// mac_unit
module mac_unit(input clk,en,clr,
                input [15:0]a,b,
                output [39:0]c);
wire [31:0]temp1;
mul_16x16 m1(clk,a,b,temp1);
accumulator a1(clk,en,clr,temp1,c);
endmodule
Size in the first run: roughly 1600 cells after synthesis, about 170 flip-flops, ~0.016 mm^2 of cells after synthesis.
export LEC_CHECK = 0
export CAP_MARGIN = 5
export CELL_PAD_IN_SITES_DETAIL_PLACEMENT = 1
export CELL_PAD_IN_SITES_GLOBAL_PLACEMENT = 3
export CORE_ASPECT_RATIO = 1.05
export CORE_MARGIN = 6
export CORE_UTILIZATION = 44
export CTS_CLUSTER_DIAMETER = 394
export CTS_CLUSTER_SIZE = 98
export GPL_ROUTABILITY_DRIVEN = 0
export GPL_TIMING_DRIVEN = 0
export SLEW_MARGIN = 40
export TNS_END_PERCENT = 85
create_clock -name core_clock -period 9.8 [get_ports {clk}]
run.sh (not shown) runs the stock make flow with config.mk's settings and CLKGATE_MAP_FILE=.
The starting point finished but failed the layout checks on negative setup slack.
Change:
- ABC_AREA: not set -> 1
- CAP_MARGIN: 5 -> 20
- CELL_PAD_IN_SITES_DETAIL_PLACEMENT: 1 -> not set
- CELL_PAD_IN_SITES_GLOBAL_PLACEMENT: 3 -> not set
- CORE_ASPECT_RATIO: 1.05 -> not set
- CORE_MARGIN: 6 -> 2
- CORE_UTILIZATION: 44 -> 70
- CTS_CLUSTER_DIAMETER: 394 -> not set
- CTS_CLUSTER_SIZE: 98 -> not set
- GPL_ROUTABILITY_DRIVEN: 0 -> not set
- GPL_TIMING_DRIVEN: 0 -> not set
- SETUP_SLACK_MARGIN: not set -> 1.8
- SLEW_MARGIN: 40 -> 20
- TNS_END_PERCENT: 85 -> not set
- clock period: 9.8 -> 13.9 ns (I/O delays scaled with it)
Effect:
- Now the flow completed with no timing, DRC or antenna violations
- sequential cell count stays the same
- via count rose by 32%
- first-iteration DRC count rose to 4.2 times its value
- utilization rose by 28 points
- setup slack is better by 4.0 ns
- die size fell by 36%
- clock-buffer cell count fell by 1
- maximum frequency fell by 0.60%
- global-route usage rose by 13 points
Change:
- CORE_UTILIZATION: 70 -> 72
- CTS_CLUSTER_SIZE: not set -> 98
- SETUP_SLACK_MARGIN: 1.8 -> not set
- clock period: 13.9 -> 6.57 ns (I/O delays scaled with it)
What happened:
- This time the run finished but failed the layout checks on negative setup slack
- global-route usage grows by 5.0 points
- final cell count went up by 2.4%
- synthesized area does not change
- first-iteration DRC count rose by 16%
- final area increases by 5.4%
- die area is lower by 2.7%
- fmax goes down by 1.2%
- setup slack loses 7.5 ns
- hold slack stays flat

---

mac_unit again, from the RTL that the note above started with.
==> flow/config.mk <==
export PLATFORM = sky130hd
export DESIGN_NAME = mac_unit
export DESIGN_NICKNAME = mac_unit
export VERILOG_FILES = /design/flow/design.v
export SDC_FILE = /design/flow/constraint.sdc
export NUM_CORES = 4
export LEC_CHECK = 0
export CAP_MARGIN = 20
export CELL_PAD_IN_SITES_DETAIL_PLACEMENT = 1
export CELL_PAD_IN_SITES_GLOBAL_PLACEMENT = 1
export CORE_MARGIN = 2
export CORE_UTILIZATION = 45
export CTS_CLUSTER_SIZE = 41
export GPL_ROUTABILITY_DRIVEN = 0
export GPL_TIMING_DRIVEN = 1
export HOLD_SLACK_MARGIN = 0.23
export PLACE_DENSITY_LB_ADDON = 0.16
export SLEW_MARGIN = 20
==> flow/constraint.sdc <==
create_clock -name core_clock -period 13.5 [get_ports {clk}]
set_input_delay 2.7000 -clock core_clock [delete_from_list [all_inputs] [get_ports {clk}]]
set_output_delay 2.7000 -clock core_clock [all_outputs]
set_load 0.01 [all_outputs]
The starting point finished clean.
==> next run, changes <==
- CAP_MARGIN: 20 -> 35
- CELL_PAD_IN_SITES_DETAIL_PLACEMENT: 1 -> not set
- CELL_PAD_IN_SITES_GLOBAL_PLACEMENT: 1 -> not set
- CORE_ASPECT_RATIO: not set -> 0.93
- CORE_MARGIN: 2 -> 8
- CORE_UTILIZATION: 45 -> 61
- CTS_CLUSTER_DIAMETER: not set -> 310
- CTS_CLUSTER_SIZE: 41 -> 98
- GPL_TIMING_DRIVEN: 1 -> not set
- HOLD_SLACK_MARGIN: 0.23 -> 0.28
- PLACE_DENSITY: not set -> 0.41
- PLACE_DENSITY_LB_ADDON: 0.16 -> not set
- SETUP_SLACK_MARGIN: not set -> 0.01
- SLEW_MARGIN: 20 -> 5
- TNS_END_PERCENT: not set -> 5
What happened: Clock-buffer cell count does not change. Utilization goes up by 18 points. Global-route usage rises by 0.49 points. Routed wire length shrinks by roughly a tenth. Fmax is about the same. Setup slack got worse by 27 ps. Via count falls by a few percent.
==> next run, changes <==
- CAP_MARGIN: 35 -> 5
- CORE_ASPECT_RATIO: 0.93 -> 1.05
- CORE_MARGIN: 8 -> 2
- CORE_UTILIZATION: 61 -> 44
- CTS_CLUSTER_DIAMETER: 310 -> not set
- CTS_CLUSTER_SIZE: 98 -> 16
- HOLD_SLACK_MARGIN: 0.28 -> not set
- PLACE_DENSITY: 0.41 -> not set
- SETUP_SLACK_MARGIN: 0.01 -> not set
- SLEW_MARGIN: 5 -> 40
- TNS_END_PERCENT: 5 -> not set
Sequential share of layout area came out lower by 0.29 points.
Worst setup slack gets better by 180 ps.
Design area went up slightly.
Area after synthesis does not change.
Critical path depth is unchanged.
Global-route usage fell by 3.6 points.
==> next run, changes <==
- ABC_AREA: not set -> 1
- CAP_MARGIN: 5 -> 35
- CORE_ASPECT_RATIO: 1.05 -> 1.49
- CORE_UTILIZATION: 44 -> 59
- CTS_CLUSTER_DIAMETER: not set -> 310
- CTS_CLUSTER_SIZE: 16 -> 100
- GPL_ROUTABILITY_DRIVEN: 0 -> not set
- SLEW_MARGIN: 40 -> 20
What happened:
- The changed run passed the timing, DRC and antenna checks
- setup slack loses 110 ps
- wire length went up by 36%
- global-route usage rises by 12 points
